// usb_top_level
module usb_top_level(
    input logic clk,
    input logic n_rst,
    input logic hsel,
    input logic [3:0] haddr,
    input logic [1:0] htrans,
    input logic  [1:0] hsize,
    input logic hwrite,
    input logic [31:0] hwdata,
    output logic [31:0] hrdata,
    output logic hresp,
    output logic hready,
    output logic d_mode,
    input logic d_plus_in,
    input logic d_minus_in,
    output logic d_plus_out,
    output logic d_minus_out,
    output logic [6:0] buffer_occupancy,
    output logic get_rx_data,
    output logic [3:0] tx_packet,
    output logic tx_transfer_active
);
logic [3:0] rx_packet;
logic rx_data_ready;
logic rx_transfer_active;
logic rx_error;
logic store_rx_packet_data;
logic [7:0] rx_packet_data;
logic flush;
logic [7:0] rx_data;
logic store_tx_data;
logic [7:0] tx_data;
logic clear;
logic tx_error;
logic get_tx_packet_data;
logic [7:0] tx_packet_data;
ahb_slave AHB_SLAVE(
    .clk(clk),
    .n_rst(n_rst),
    .hsel(hsel),
    .hwrite(hwrite),
    .hsize(hsize),
    .haddr(haddr),
    .htrans(htrans),
    .hwdata(hwdata),
    .hrdata(hrdata),
    .hresp(hresp),
    .hready(hready),
    .dmode(d_mode),
    .rx_packet(rx_packet),
    .rx_data_ready(rx_data_ready),
    .rx_transfer_active(rx_transfer_active),
    .rx_error(rx_error),
    .buffer_occupancy(buffer_occupancy),
    .rx_data(rx_data),
    .get_rx_data(get_rx_data),
    .store_tx_data(store_tx_data),
  ...
Size: about 810 flip-flops.
make LEC_CHECK=0 CAP_MARGIN=20 CORE_MARGIN=2 CORE_UTILIZATION=72 CTS_CLUSTER_DIAMETER=355 CTS_CLUSTER_SIZE=20 PLACE_DENSITY_LB_ADDON=0.0 SLEW_MARGIN=20 finish   # period 4.07 ns
run.sh (not shown) runs the stock make flow with config.mk's settings and CLKGATE_MAP_FILE=.
The first run reached the layout checks and failed them: negative setup slack.
Then changed:
- CORE_UTILIZATION: 72 -> 57
- CTS_CLUSTER_DIAMETER: 355 -> unset
- CTS_CLUSTER_SIZE: 20 -> unset
- PLACE_DENSITY_LB_ADDON: 0.0 -> unset
- clock period: 4.07 -> 4.52 ns (I/O delays scaled with it)
Now the flow produced a clean layout.
Global-route usage is lower by 15 points.
Die area rose by 26%.
Synthesized area stays the same.
Power is about the same.
Routed wire length is lower by 6.3%.
Worst setup slack gets better by 0.39 ns.
Cell area went up by 2.1%.
Core utilization shrinks by 15 points.
Synthesized cell count is unchanged.
Then changed:
- CORE_UTILIZATION: 57 -> 72
- SETUP_SLACK_MARGIN: unset -> 0.14
- clock period: 4.52 -> 3.7 ns (I/O delays scaled with it)
After rerunning: Now the flow did not get past global routing (5_1_grt) on GRT-0232; area after synthesis does not change; synthesized cell count does not change; die size fell by 21%.
Then changed:
- CAP_MARGIN: 20 -> 0
- CORE_UTILIZATION: 72 -> 70
- CTS_CLUSTER_DIAMETER: unset -> 377
- CTS_CLUSTER_SIZE: unset -> 21
- HOLD_SLACK_MARGIN: unset -> 0.29
- SETUP_SLACK_MARGIN: 0.14 -> 0.1
Outcome: With this change the flow finished but failed the layout checks on negative setup slack. Synthesized area does not change. Synthesized cell count does not change. Die size came out higher by 2.8%.
Then changed:
- CAP_MARGIN: 0 -> 20
- CTS_CLUSTER_DIAMETER: 377 -> unset
- CTS_CLUSTER_SIZE: 21 -> unset
- HOLD_SLACK_MARGIN: 0.29 -> unset
- SETUP_SLACK_MARGIN: 0.1 -> 0.94
- clock period: 3.7 -> 3.77 ns (I/O delays scaled with it)
Effect:
- Now the flow never finished: it broke off in global routing (5_1_grt) on GRT-0116
- synthesized cell count is unchanged
- die area stays the same
- synthesized area stays the same
Then changed:
- CORE_UTILIZATION: 70 -> 68
- CTS_CLUSTER_SIZE: unset -> 50
- SETUP_SLACK_MARGIN: 0.94 -> unset
- clock period: 3.77 -> 7.61 ns (I/O delays scaled with it)
What happened: The changed run finished with timing, DRC and antenna clean. Area after synthesis is unchanged. Die area is higher by 2.9%. Synthesized cell count is unchanged.

* * *

usb_top_level again, from the RTL that the note above started with.
==> flow/design.v (excerpt) <==
module usb_top_level(
    input logic clk,
    input logic n_rst,
    input logic hsel,
    input logic [3:0] haddr,
    input logic [1:0] htrans,
    input logic  [1:0] hsize,
    input logic hwrite,
    input logic [31:0] hwdata,
    output logic [31:0] hrdata,
    output logic hresp,
    output logic hready,
    output logic d_mode,
    input logic d_plus_in,
    input logic d_minus_in,
    output logic d_plus_out,
    output logic d_minus_out,
    output logic [6:0] buffer_occupancy,
    output logic get_rx_data,
    output logic [3:0] tx_packet,
    output logic tx_transfer_active
);
Settings: LEC_CHECK=0, ABC_AREA=0, CAP_MARGIN=15, CORE_ASPECT_RATIO=1.22, CORE_MARGIN=2, CORE_UTILIZATION=66, CTS_CLUSTER_SIZE=20, GPL_ROUTABILITY_DRIVEN=1, GPL_TIMING_DRIVEN=1, SETUP_SLACK_MARGIN=0.2, SLEW_MARGIN=30; clock period 3.83 ns.
The starting point reached the layout checks and failed them: negative setup slack.
Rerun with:
Settings changed: ABC_AREA 0 to default, CAP_MARGIN 15 to 20, CORE_ASPECT_RATIO 1.22 to default, CORE_UTILIZATION 66 to 45, CTS_CLUSTER_SIZE 20 to default, GPL_ROUTABILITY_DRIVEN 1 to default, GPL_TIMING_DRIVEN 1 to default, SETUP_SLACK_MARGIN 0.2 to default, SLEW_MARGIN 30 to 20.
Clock period 3.83 ns to 10.0 ns, I/O delays scaled along.
After rerunning: The new run completed with no timing, DRC or antenna violations; routed wire length falls by 8.9%; power is lower by 64%; final cell count increases by about 0.5%; clock power decreases by 60%; sequential share of layout area went up by 2.3 points; combinational power drops by 70%; register-to-register slack improves by 5.0 ns; first-iteration DRC count fell by about 30%.
Rerun with:
Settings changed: SETUP_SLACK_MARGIN from default to -0.3.
Clock period 10.0 ns to 6.66 ns, I/O delays scaled along.
Result:
- The new run went through all stages and came out clean
- global-route usage goes down by 0.37 points
- final area climbs by 0.32%
- power went up by 51%
- count of clock-buffer cells in the layout is unchanged
- routed wire length drops by 1.1%
Rerun with:
Settings changed: CORE_UTILIZATION 45 to 44, SETUP_SLACK_MARGIN -0.3 to default.
Clock period 6.66 ns to 12.0 ns, I/O delays scaled along.
=> The new run finished clean. Die size rose by about 2.2%. Final cell count hardly moves. Total power fell by 45%. Synthesized area is unchanged. Cell area fell by about 0.44%. Wire length fell by about 0.4%. Sequential share of layout area rose by 0.19 points. Utilization fell by 1.2 points. First-iteration DRC count fell by 4.1%.
Rerun with:
Settings changed: CORE_UTILIZATION 44 to 66, SETUP_SLACK_MARGIN from default to 1.33.
Clock period 12.0 ns to 5.34 ns, I/O delays scaled along.
Routed wire length rises by 4.8%.
Combinational power rises to 2.6 times its value.
Final area rises by 1.9%.
Setup slack got worse by 4.1 ns.

* * *

Starting RTL as in the previous note.
Settings: LEC_CHECK=0, ABC_AREA=0, CAP_MARGIN=40, CORE_ASPECT_RATIO=1.22, CORE_MARGIN=2, CORE_UTILIZATION=60, CTS_CLUSTER_SIZE=72, GPL_ROUTABILITY_DRIVEN=1, GPL_TIMING_DRIVEN=1, SETUP_SLACK_MARGIN=0.2, SLEW_MARGIN=30; clock period 4.9 ns.
Change:
- CORE_UTILIZATION: 60 -> 72
- CTS_CLUSTER_SIZE: 72 -> 20
- PLACE_DENSITY_LB_ADDON: not set -> 0.25
- clock period: 4.9 -> 3.85 ns (I/O delays scaled with it)
Now the flow stopped in global routing (GRT-0116).
Area after synthesis stays the same.
Die area falls by about a fifth.
Synthesized cell count is unchanged.
Change:
- CORE_UTILIZATION: 72 -> 60
- PLACE_DENSITY_LB_ADDON: 0.25 -> not set
- clock period: 3.85 -> 4.9 ns (I/O delays scaled with it)
Result:
- With this change the flow ran to the end with no violations
- synthesized cell count does not change
- area after synthesis is unchanged
- die area increases by 20%
Change:
- ABC_AREA: 0 -> not set
- CAP_MARGIN: 40 -> 20
- CORE_ASPECT_RATIO: 1.22 -> not set
- CORE_UTILIZATION: 60 -> 59
- CTS_CLUSTER_SIZE: 20 -> not set
- GPL_ROUTABILITY_DRIVEN: 1 -> not set
- GPL_TIMING_DRIVEN: 1 -> not set
- SETUP_SLACK_MARGIN: 0.2 -> not set
- SLEW_MARGIN: 30 -> 20
- clock period: 4.9 -> 3.91 ns (I/O delays scaled with it)
With this change the flow finished but failed the layout checks on negative setup slack.
Setup slack is worse by 0.46 ns.
Clock power grows by 24%.
Via count goes up by 1.6%.
Core utilization came out higher by 0.76 points.
Clock-buffer cell count rose by 15.
First-iteration DRC count went up by about 4%.
Change:
- CORE_UTILIZATION: 59 -> 61
- clock period: 3.91 -> 5.41 ns (I/O delays scaled with it)
Now the flow went through all stages and came out clean.
Cell count fell by a few percent.
Power fell by a quarter to a third.
Routed wire length fell by a few percent.
Final area fell by a few percent.
Clock skew hardly moves.
First-iteration DRC count fell by a few percent.
Flip-flop count is unchanged.
Critical path depth fell by 5.
Area after synthesis is unchanged.
Change:
- CORE_UTILIZATION: 61 -> 53
- clock period: 5.41 -> 6.66 ns (I/O delays scaled with it)
Outcome: Final area came out lower by 0.36%; final cell count grows by 1.8%; die area climbs by 15%; synthesized cell count does not change; sequential cell count stays the same; sequential power is lower by 19%.

* * *

Starting RTL as in the previous note.
make LEC_CHECK=0 ABC_AREA=1 CAP_MARGIN=40 CORE_ASPECT_RATIO=1.22 CORE_MARGIN=2 CORE_UTILIZATION=72 CTS_CLUSTER_DIAMETER=248 CTS_CLUSTER_SIZE=73 GPL_ROUTABILITY_DRIVEN=1 GPL_TIMING_DRIVEN=1 PLACE_DENSITY=0.88 SETUP_SLACK_MARGIN=1.11 SLEW_MARGIN=10 finish   # period 3.98 ns
The starting point ended with an error in 5_1_grt with GRT-0232.
==> next run, changes <==
Settings changed: ABC_AREA 1 to unset, CAP_MARGIN 40 to 20, CORE_ASPECT_RATIO 1.22 to unset, CORE_UTILIZATION 72 to 44, CTS_CLUSTER_DIAMETER 248 to unset, CTS_CLUSTER_SIZE 73 to unset, GPL_ROUTABILITY_DRIVEN 1 to unset, GPL_TIMING_DRIVEN 1 to unset, PLACE_DENSITY 0.88 to unset, SETUP_SLACK_MARGIN 1.11 to unset, SLEW_MARGIN 10 to 20.
Clock period 3.98 ns to 11.3 ns, I/O delays scaled along.
Now the flow completed without violations.
Die size increases by well over a third.
Synthesized cell count decreases by about a fifth.
Synthesized area decreases by a few percent.
==> next run, changes <==
Settings changed: CORE_UTILIZATION 44 to 45.
Clock period 11.3 ns to 4.09 ns, I/O delays scaled along.
Via count rises by 3.1%.
Die area shrinks by 2.2%.
Non-clock buffer count went up by 268.
==> next run, changes <==
Settings changed: ABC_AREA set to 1, CORE_UTILIZATION 45 to 63.
Clock period 4.09 ns to 4.4 ns, I/O delays scaled along.
=>
- The changed run finished clean
- design area fell by 0.70%
- total power fell by 15%
- setup slack gets better by 150 ps
- wire length fell by 8.4%
- count of clock-buffer cells in the layout fell by 15
- combinational power fell by 29%
- area after synthesis rose by 4.3%
- final cell count rose by 7.8%
- via count rose by 8.3%
- die area fell by 25%
- clock power fell by 9.9%
==> next run, changes <==
Settings changed: ABC_AREA 1 to unset, CORE_UTILIZATION 63 to 45.
Clock period 4.4 ns to 6.66 ns, I/O delays scaled along.
After rerunning:
- The new run went through all stages and came out clean
- area after synthesis decreases by 4.1%
- power decreases by 29%
- non-clock buffer count decreases by 37
- worst setup slack is better by 690 ps
- design area decreases by 3.7%
- hold slack is better by 82 ps
- core utilization decreases by 20 points
- global-route usage decreases by 9.9 points
- via count decreases by 10%
Power and IR drop assume default switching activity.
